==> 05-23: inputs <==
==> flow/design.v <==
module PE (
	in_a,
	in_b,
	out_c
);
input	[15:0] in_a;  
input	[15:0] in_b;  
output	[9:0] out_c;
wire    [7:0] psum_l0[3:0];  
wire    [8:0] psum_l1[1:0];
assign psum_l0[0] = in_a[ 3: 0] * in_b[ 3: 0];   
assign psum_l0[1] = in_a[ 7: 4] * in_b[ 7: 4];
assign psum_l0[2] = in_a[11: 8] * in_b[11: 8];
assign psum_l0[3] = in_a[15:12] * in_b[15:12];
assign psum_l1[0] = psum_l0[0] + psum_l0[1];     
assign psum_l1[1] = psum_l0[2] + psum_l0[3];
assign out_c = psum_l1[0] + psum_l1[1];          
endmodule
module Bitblade (
	mode,
	in_a,
	in_b,
    out_c
);
input	mode;
input   [63:0] in_a;
input   [63:0] in_b;
output  [17:0] out_c;
wire    [15:0] pe_in_a[3:0];
wire    [15:0] pe_in_b[3:0];
wire    [ 9:0] pe_out_c[3:0];
wire	[31:0] aw, ax, ay, az;
wire	[31:0] bw, bx, by, bz;
assign aw = {in_a[60+4-1:60], in_a[52+4-1:52], in_a[44+4-1:44], in_a[36+4-1:36]};
assign ax = {in_a[56+4-1:56], in_a[48+4-1:48], in_a[40+4-1:40], in_a[32+4-1:32]};
assign ay = {in_a[28+4-1:28], in_a[20+4-1:20], in_a[12+4-1:12], in_a[ 4+4-1: 4]};
assign az = {in_a[24+4-1:24], in_a[16+4-1:16], in_a[ 8+4-1: 8], in_a[ 0+4-1: 0]};
assign bw = {in_b[60+4-1:60], in_b[52+4-1:52], in_b[44+4-1:44], in_b[36+4-1:36]};
assign bx = {in_b[56+4-1:56], in_b[48+4-1:48], in_b[40+4-1:40], in_b[32+4-1:32]};
assign by = {in_b[28+4-1:28], in_b[20+4-1:20], in_b[12+4-1:12], in_b[ 4+4-1: 4]};
assign bz = {in_b[24+4-1:24], in_b[16+4-1:16], in_b[ 8+4-1: 8], in_b[ 0+4-1: 0]};
assign pe_in_a[0] = (mode) ? aw : ay;
assign pe_in_a[1] = (mode) ? ax : az;
assign pe_in_a[2] = ay;
assign pe_in_a[3] = az;
assign pe_in_b[0] = (mode) ? bw : by;
assign pe_in_b[1] = (mode) ? bx : by;
assign pe_in_b[2] = (mode) ? by : bz;
assign pe_in_b[3] = bz;
PE pe0( .in_a(pe_in_a[0]), .in_b(pe_in_b[0]), .out_c(pe_out_c[0]));
PE pe1( .in_a(pe_in_a[1]), .in_b(pe_in_b[1]), .out_c(pe_out_c[1]));
PE pe2( .in_a(pe_in_a[2]), .in_b(pe_in_b[2]), .out_c(pe_out_c[2]));
PE pe3( .in_a(pe_in_a[3]), .in_b(pe_in_b[3]), .out_c(pe_out_c[3]));
assign out_c = (pe_out_c[0] << (mode ? 0 : 8)) + (pe_out_c[1] << (mode ? 0 : 4)) + (pe_out_c[2] << (mode ? 0 : 4)) + (pe_out_c[3] << (mode ? 0 : 0));
endmodule
module Cfu (
  input               cmd_valid,
  output              cmd_ready,
  input      [9:0]    cmd_payload_function_id,
  input      [31:0]   cmd_payload_inputs_0,
  input      [31:0]   cmd_payload_inputs_1,
  output reg          rsp_valid,
  input               rsp_ready,
  output reg [31:0]   rsp_payload_outputs_0,
  input               reset,
  input               clk
);
wire  [2:0] opcode;
wire  is_setting_mode, is_resetting_acc, is_accumlating, is_loading_upper;
reg         mode;  
reg   [31:0] upper_bitblade_in_a;
reg   [31:0] upper_bitblade_in_b;
wire  [63:0] bitblade_in_a;
wire  [63:0] bitblade_in_b;
wire  [31:0] bitblade_out_c;
assign opcode = cmd_payload_function_id[2:0];
assign is_setting_mode =  (cmd_valid) && (opcode == 0);
assign is_resetting_acc = (cmd_valid) && (opcode == 1);
assign is_loading_upper = (cmd_valid) && (opcode == 2);
assign is_accumlating =   (cmd_valid) && (opcode == 3);
always @(posedge clk) begin
  if (reset)
    mode <= 0;  
  else if (is_setting_mode)
    mode <= cmd_payload_function_id[3];
end
assign cmd_ready = ~rsp_valid;
always @(posedge clk) begin
  if (reset)          rsp_valid <= 1'b0;
  else if (rsp_valid) rsp_valid <= ~rsp_ready;   
  else if (cmd_valid) rsp_valid <= 1'b1;         
end
always @(posedge clk) begin
  if (reset)
    rsp_payload_outputs_0 <= 32'b0;
  else if (is_resetting_acc)
    rsp_payload_outputs_0 <= 32'b0;
  else if (is_accumlating)
    rsp_payload_outputs_0 <= rsp_payload_outputs_0 + bitblade_out_c;
end
always @(posedge clk) begin
  if (reset)                  upper_bitblade_in_a <= 0;
  else if (is_loading_upper)  upper_bitblade_in_a <= cmd_payload_inputs_0;
end
always @(posedge clk) begin
  if (reset)                  upper_bitblade_in_b <= 0;
  else if (is_loading_upper)  upper_bitblade_in_b <= cmd_payload_inputs_1;
end
assign bitblade_in_a = {upper_bitblade_in_a, cmd_payload_inputs_0};
assign bitblade_in_b = {upper_bitblade_in_b, cmd_payload_inputs_1};
Bitblade bitblade(
  .mode(mode),
  .in_a(bitblade_in_a),
  .in_b(bitblade_in_b),
  .out_c(bitblade_out_c)
);
endmodule
==> flow/run.sh <==
#!/bin/bash
# the make line also repeats each setting of config.mk as NAME=value (left out here)
make -C /OpenROAD-flow-scripts/flow DESIGN_CONFIG=/design/flow/config.mk WORK_HOME=/design/flow/orfs CLKGATE_MAP_FILE= finish
==> flow/config.mk <==
export PLATFORM = sky130hd
export DESIGN_NAME = Cfu
export DESIGN_NICKNAME = Cfu
export VERILOG_FILES = /design/flow/design.v
export SDC_FILE = /design/flow/constraint.sdc
export NUM_CORES = 4
export LEC_CHECK = 0
export CAP_MARGIN = 25
export CELL_PAD_IN_SITES_GLOBAL_PLACEMENT = 2
export CORE_ASPECT_RATIO = 1.94
export CORE_MARGIN = 6
export CORE_UTILIZATION = 40
export CTS_CLUSTER_DIAMETER = 107
export CTS_CLUSTER_SIZE = 75
export GPL_ROUTABILITY_DRIVEN = 0
export GPL_TIMING_DRIVEN = 0
export HOLD_SLACK_MARGIN = 0.3
export MAX_ROUTING_LAYER = met4
export SETUP_SLACK_MARGIN = 3.81
export SLEW_MARGIN = 15
==> flow/constraint.sdc <==
create_clock -name core_clock -period 15.6 [get_ports {clk}]
set_input_delay 3.1200 -clock core_clock [delete_from_list [all_inputs] [get_ports {clk}]]
set_output_delay 3.1200 -clock core_clock [all_outputs]
set_load 0.01 [all_outputs]
==> 11-19: changes against 05-23 <==
==> flow/config.mk (replaced) <==
export PLATFORM = sky130hd
export DESIGN_NAME = Cfu
export DESIGN_NICKNAME = Cfu
export VERILOG_FILES = /design/flow/design.v
export SDC_FILE = /design/flow/constraint.sdc
export NUM_CORES = 4
export LEC_CHECK = 0
export ABC_AREA = 1
export CAP_MARGIN = 20
export CORE_ASPECT_RATIO = 0.5
export CORE_MARGIN = 2
export CORE_UTILIZATION = 40
export CTS_CLUSTER_DIAMETER = 182
export CTS_CLUSTER_SIZE = 99
export GPL_ROUTABILITY_DRIVEN = 0
export MAX_ROUTING_LAYER = met4
export PLACE_DENSITY_LB_ADDON = 0.3
export SETUP_SLACK_MARGIN = -1.25
export SLEW_MARGIN = 20
export TNS_END_PERCENT = 35
==> flow/constraint.sdc (replaced) <==
create_clock -name core_clock -period 13.5 [get_ports {clk}]
set_input_delay 2.7000 -clock core_clock [delete_from_list [all_inputs] [get_ports {clk}]]
set_output_delay 2.7000 -clock core_clock [all_outputs]
set_load 0.01 [all_outputs]
==> 09-01: changes against 05-23 <==
==> flow/config.mk (replaced) <==
export PLATFORM = sky130hd
export DESIGN_NAME = Cfu
export DESIGN_NICKNAME = Cfu
export VERILOG_FILES = /design/flow/design.v
export SDC_FILE = /design/flow/constraint.sdc
export NUM_CORES = 4
export LEC_CHECK = 0
export CAP_MARGIN = 20
export CORE_MARGIN = 2
export CORE_UTILIZATION = 40
export SLEW_MARGIN = 20
==> flow/constraint.sdc (replaced) <==
create_clock -name core_clock -period 11.1 [get_ports {clk}]
set_input_delay 2.2200 -clock core_clock [delete_from_list [all_inputs] [get_ports {clk}]]
set_output_delay 2.2200 -clock core_clock [all_outputs]
set_load 0.01 [all_outputs]
==> results.py <==
# Flow results
metrics = {
    "outcome": {
        "status": "complete, but fails checks",
        "check-failures": "setup timing",
    },
    "final_timing": {
        "setup_viol": 25,
        "final.setup.worst_slack_ns": -1.39,
        "rsz0062_at_grt": "true",
    },
    "place": {
        "placed_cells": 2635,
    },
    "logic_synthesis": {
        "synth-seq-area-share": 0.122,
        "simple_gate_area_frac": 0.148,
    },
    "detailed_routing": {
        "n_antenna_cell": 0,
    },
}
Source of the figures above: 09-01

==> results.py <==
# Flow results
metrics = {
    "outcome": {
        "status": "finished clean",
    },
    "final_timing": {
        "hold_viol_final": 0,
        "final.setup.worst_slack_ns": 0.444,
    },
    "logic_synthesis": {
        "synth-seq-area-share": 0.118,
        "yosysCellCount": 2309,
        "simple_gate_area_frac": 0.236,
    },
    "place": {
        "place_ws_ns": 0.0656,
        "placed_cells": 3017,
    },
    "worst_hold_path": {
        "min_from": "upper_bitblade_in_b[30]",
    },
    "worst_setup_path": {
        "path_depth": 42,
    },
    "floorplanning": {
        "row_count": 52,
        "die_w_um": 292,
    },
    "final_layout": {
        "final_cells": 3034,
    },
    "detailed_routing": {
        "n_antenna_cell": 1,
        "top_layer": "met4",
    },
}
Source of the figures above: 11-19

==> results.py <==
# Flow results
metrics = {
    "outcome": {
        "status": "finished clean",
    },
    "detailed_routing": {
        "n_antenna_cell": 4,
        "top_layer": "met4",
    },
    "final_timing": {
        "final.setup.worst_slack_ns": 1.84,
        "rsz0062_at_grt": "true",
        "setup_viol": 0,
        "drv_slew": 0,
    },
    "logic_synthesis": {
        "simple_gate_area_frac": 0.148,
        "synth-seq-area-share": 0.122,
    },
}
Source of the figures above: 05-23

